job 908:
Design pokey_advanced, start of the top module:
module pokey_advanced (
    input clk,               
    input enable_179mhz,     
    input reset_n,           
    input [3:0] addr,        
    input [7:0] din,         
    input we,                
    output reg audio_pwm     
);
For scale: ~980 cells after synthesis, ~170 flip-flops, ~17 I/O pins, about 8500 um^2 of cells after synthesis.
Settings: LEC_CHECK=0, CAP_MARGIN=20, CORE_ASPECT_RATIO=0.5, CORE_MARGIN=2, CORE_UTILIZATION=72, CTS_CLUSTER_DIAMETER=352, CTS_CLUSTER_SIZE=95, PLACE_DENSITY=0.39, SLEW_MARGIN=20; clock period 3.33 ns.
run.sh (not shown) runs the stock make flow with config.mk's settings and CLKGATE_MAP_FILE=.
No crash in job 908: every stage finished, but the layout fails its final checks due to negative setup slack.
Relative to job 908, the following input files were edited for job 3764:
- CTS_CLUSTER_DIAMETER removed (was 352)
- CTS_CLUSTER_SIZE removed (was 95)
- PLACE_DENSITY changed from 0.39 to 0.91
- CORE_UTILIZATION changed from 72 to 40
- the clock period (ns, I/O delays scaled along) changed from 3.33 to 6.0
Results
- Job 3764: full flow OK, the timing, DRC and antenna checks passed
- On floorplan core area, job 908 beats job 3764.
- Summary — worst slack at placement, job 3764 relative to job 908: higher, by 2.04 ns.
- Comparing job 3764 against job 908, there is no change at all in area after synthesis.
Edits applied to the flow inputs when going from job 3764 to job 4679:
- a deleted CORE_ASPECT_RATIO that had been 0.5
- a change of CORE_UTILIZATION from 40 to 68
- a deleted PLACE_DENSITY that had been 0.91
- an added CTS_CLUSTER_SIZE of 100
- an added CTS_CLUSTER_DIAMETER of 345
Results
- Job 3764 completed every stage of the flow, and the final layout passed the timing, DRC and antenna checks.
- Job 4679 | status: complete | timing, DRC, antenna: pass
- Estimated wirelength of the detail-placed design grows by a few percent when moving from job 3764 to job 4679.
- [compare] base=job 3764 new=job 4679: count of buffers not belonging to the clock network in the layout saw a decrease; final cell count saw a decrease; routed wire length saw an increase; setup slack saw an increase.
Inputs modified between job 4679 and job 1364:
- a change of CORE_UTILIZATION from 68 to 58
- a deleted CTS_CLUSTER_DIAMETER that had been 345
- a deleted CTS_CLUSTER_SIZE that had been 100
- a change of the clock period (ns, I/O delays scaled along) from 6.0 to 4.12
--- outcome ---
- Taking job 4679 as the reference, in job 1364 layout overhead on the synthesized area moved up, final clock period utilization by the worst path up 19 points.
- Looking at count of instances resized after the clock tree is built, job 1364 sits 9 above job 4679.
- Across job 4679 and job 1364, a clean result was obtained everywhere but in job 1364.
- In job 1364 the implementation ran to completion but is not tape-out ready, as the final checks report negative setup slack.
- Non-clock buffer share of cell area is higher on job 1364

---

Starting RTL as in the previous note.
Design pokey_advanced, start of the top module:
module pokey_advanced (
    input clk,               
    input enable_179mhz,     
    input reset_n,           
    input [3:0] addr,        
    input [7:0] din,         
    input we,                
    output reg audio_pwm     
);
Settings: LEC_CHECK=0, ABC_AREA=1, CAP_MARGIN=40, CORE_MARGIN=2, CORE_UTILIZATION=72, CTS_CLUSTER_DIAMETER=386, CTS_CLUSTER_SIZE=14, HOLD_SLACK_MARGIN=0.29, PLACE_DENSITY_LB_ADDON=0.19, SETUP_SLACK_MARGIN=-0.29, SLEW_MARGIN=20; clock period 2.89 ns.
The first run finished but fails on negative setup slack.
Rerun with:
- CAP_MARGIN: 40 -> 20
- CTS_CLUSTER_DIAMETER: 386 -> 364
- HOLD_SLACK_MARGIN: 0.29 -> 0.26
- SETUP_SLACK_MARGIN: -0.29 -> 0.74
The changed run finished but fails on negative setup slack. Design area rose by 0.52%. Total power grows by 2.9%. Via count rises by about 1%.

---

## the reference run
pokey_advanced again, from the RTL that the note above started with.
clock: 3.33 ns
lec_check: 0
abc_area: 1
cap_margin: 20
core_margin: 2
core_utilization: 72
cts_cluster_diameter: 352
cts_cluster_size: 95
place_density: 0.41
slew_margin: 20
tns_end_percent: 5
The reference run finished all stages; however, its layout fails the closing checks, the failures being negative setup slack.
For the trial run, these inputs were changed with respect to the reference run:
Settings: PLACE_DENSITY no longer set, was 0.41; CTS_CLUSTER_DIAMETER no longer set, was 352; ABC_AREA no longer set, was 1; CTS_CLUSTER_SIZE no longer set, was 95; CORE_UTILIZATION now 40, was 72; TNS_END_PERCENT no longer set, was 5; the clock period (ns, I/O delays scaled along) now 6.0, was 3.33.
==> comparison <==
- The trial run has completed all stages; timing, DRC and antenna checks passed.
- NOTE final HPWL from detailed placement the reference run->the trial run decreased by more than 10%
- Comparing the trial run and the reference run, the higher number of iterations in the first detailed-routing pass is on the reference run.
- Taking the reference run as the reference, in the trial run post-synthesis cell count decreased by 364 relative to the old numbers, minimum setup slack in the final design increased by 1150 ps relative to the old numbers.
- Relative to the reference run, tap cell count has gone up in the trial run.
- Comparing the trial run and the reference run, switching share of total power is higher on the reference run.
- Per the comparison of the trial run with the reference run, fraction of area in registers went up; number of setup violations in the final report went down; sequential fraction of the synthesis area went up.

---

Setup of v50:
Starting RTL as in the previous note.
// pokey_advanced
module pokey_advanced (
    input clk,               
    input enable_179mhz,     
    input reset_n,           
    input [3:0] addr,        
    input [7:0] din,         
    input we,                
    output reg audio_pwm     
);
Settings: LEC_CHECK=0, CAP_MARGIN=20, CORE_MARGIN=2, CORE_UTILIZATION=72, CTS_CLUSTER_SIZE=37, PLACE_DENSITY_LB_ADDON=0.26, SLEW_MARGIN=20; clock period 3.95 ns.
What the final checks of v50 revealed, after a flow that finished every stage, was a layout that fails on negative setup slack.
Here is what was changed in the inputs of v2 compared with v50.
Settings: an added CTS_CLUSTER_DIAMETER of 103; an added ABC_AREA of 1; an added PLACE_DENSITY of 0.4; a deleted PLACE_DENSITY_LB_ADDON that had been 0.26; an added HOLD_SLACK_MARGIN of 0.3; a change of the clock period (ns, I/O delays scaled along) from 3.95 to 2.9.
--- outcome ---
[v50] flow finished | final checks: failed | reasons: negative setup slack
From the logs: v2 reached the end of the flow and failed the layout checks with negative setup slack.
Reported for v50 and v2, sum of overflow across all layers after global routing turned out identical to the last digit.
On global-route met3 utilization, v50 tracks v2 almost exactly.
In the tables for v50 and v2, number of fill cells reads lower with v50.
Power after layout was higher in the run labelled v2.
Looking at master of the slowest instance on the critical path, the sky130_fd_sc_hd__dfxtp_4 result is from v50; the sky130_fd_sc_hd__fa_2 one comes from v2.
Between v50 and v2, cell area is lower for v50, v2 comes in above that.
The minimum hold slack of v2 is lower than that of v50.
Per the comparison of v2 with v50, post-synthesis sequential area ratio shows a reduction of 2.2 points, global-route usage shows a reduction of 0.17 points.
Input changes introduced in v10 (baseline for comparison: v2):
Settings: CTS_CLUSTER_DIAMETER: 103 -> unset; PLACE_DENSITY: 0.4 -> unset; CTS_CLUSTER_SIZE: 37 -> unset; CORE_UTILIZATION: 72 -> 50; HOLD_SLACK_MARGIN: 0.3 -> unset; the clock period (ns, I/O delays scaled along): 2.9 -> 4.01.
==> comparison <==
- Summary of v2 and v10: one run falls short of a clean finish, namely v2.
- [flow] v2 | stages: complete | final checks: fail | reason: negative setup slack
- Taking v2 as the reference, in v10 critical path depth decreased by 1 relative to the old numbers; final critical path time including I/O delays and setup increased by 0.094 ns relative to the old numbers; cell area decreased by about 2.5% relative to the old numbers; fraction of met1 tracks used by global routing decreased by 14 points relative to the old numbers.
- In v10, count of placed standard cells including taps is higher than in v2.
- Detailed-placement wirelength estimate ended up about 4% higher on v10 than on v2.
- [compare] base=v2 new=v10: layout overhead on the synthesized area fell by 2.9 points, level count of the clock H-tree stayed essentially flat, largest stage delay on the critical path fell by 0.03 ns, clock tree buffer count of the final layout fell by 3.

---

Setup of run A:
Starting RTL as in the previous note.
## pokey_advanced
module pokey_advanced (
    input clk,               
    input enable_179mhz,     
    input reset_n,           
    input [3:0] addr,        
    input [7:0] din,         
    input we,                
    output reg audio_pwm     
);
    reg [7:0] audf [0:3];  
    reg [7:0] audc [0:3];  
    reg [7:0] audctl;      
    reg [3:0]  poly4;
    reg [4:0]  poly5;
    reg [16:0] poly17; 
    reg [15:0] counter [0:3]; 
    reg [3:0]  chan_out;    
    reg [4:0] count_64k;    
    reg [6:0] count_15k;    
    reg tick_64khz;
    reg tick_15khz;
    always @(posedge clk) begin
        tick_64khz <= 0;
        tick_15khz <= 0;
        if (!reset_n) begin
            count_64k <= 0;
            count_15k <= 0;
        end else if (enable_179mhz) begin
            if (count_64k == 27) begin  
                count_64k <= 0;
                tick_64khz <= 1;
            end else begin
                count_64k <= count_64k + 1;
  ...
Settings: LEC_CHECK=0, ABC_AREA=1, CAP_MARGIN=35, CORE_ASPECT_RATIO=1.27, CORE_MARGIN=7, CORE_UTILIZATION=24, CTS_CLUSTER_DIAMETER=246, CTS_CLUSTER_SIZE=94, MAX_ROUTING_LAYER=met5, MIN_ROUTING_LAYER=met1, PLACE_DENSITY_LB_ADDON=0.15, SETUP_SLACK_MARGIN=-0.05, SLEW_MARGIN=20; clock period 3.89 ns.
Edits applied to the flow inputs when going from run A to run B:
Settings: CAP_MARGIN now 0, was 35; CTS_CLUSTER_DIAMETER now 113, was 246; CORE_MARGIN now 2, was 7; CORE_UTILIZATION now 72, was 24; SETUP_SLACK_MARGIN now 0.82, was -0.05; CTS_CLUSTER_SIZE now 24, was 94; the clock period (ns, I/O delays scaled along) now 2.89, was 3.89.
Results
Taking run A over run B, the global-route wire length before repair ratio works out to 1.10. Routed wire length: run B vs run A down 6.0%. Run A -> run B: overall power of the completed layout increased by more than a quarter. The final report for run B shows a completed flow and a layout that fails verification, specifically setup timing. Between run A and run B, the flow reports non-clock buffer count increasing by more than half.
What run C does differently from run B at the input level:
Settings: PLACE_DENSITY_LB_ADDON no longer set, was 0.15; CTS_CLUSTER_DIAMETER now 364, was 113; MIN_ROUTING_LAYER no longer set, was met1; PLACE_DENSITY now 0.4, previously not set; CAP_MARGIN now 20, was 0; CTS_CLUSTER_SIZE now 14, was 24; CORE_ASPECT_RATIO no longer set, was 1.27; SETUP_SLACK_MARGIN now -0.29, was 0.82; MAX_ROUTING_LAYER no longer set, was met5; HOLD_SLACK_MARGIN now 0.26, previously not set.
==> comparison <==
- Run C finished all stages; layout check result: FAIL, due to setup timing.
- Diff run B -> run C: post-detailed-route via-to-cell ratio shows no meaningful change; post-cts repair resize count decreased by 5 relative to the old numbers.
- From run B to run C, synthesized flop and latch total did not move at all.
- Looking at number of iterations in the first detailed-routing pass, run C sits 2 below run B.
Inputs modified between run C and run D:
Settings: clearing CTS_CLUSTER_DIAMETER, which used to be 364; clearing PLACE_DENSITY, which used to be 0.4; swapping 14 for 10 in CTS_CLUSTER_SIZE; swapping -0.29 for 0.38 in SETUP_SLACK_MARGIN; swapping 0.26 for 0.28 in HOLD_SLACK_MARGIN; putting PLACE_DENSITY_LB_ADDON at 0.08 where nothing was set.
[summary]
- Post-route clock period utilization was higher in the run labelled run D.
- met3 track demand over resource was lower in run D than in run C.
- In terms of count of fill cells added during filler insertion, run D and run C differ only marginally.
- Run C -> run D: worst clock skew flat
- Status for run D and run C: no clean run
- Run C completed end to end; final checks failed (setup timing).
No activity file was given, so power comes from the tool's default toggle rates.
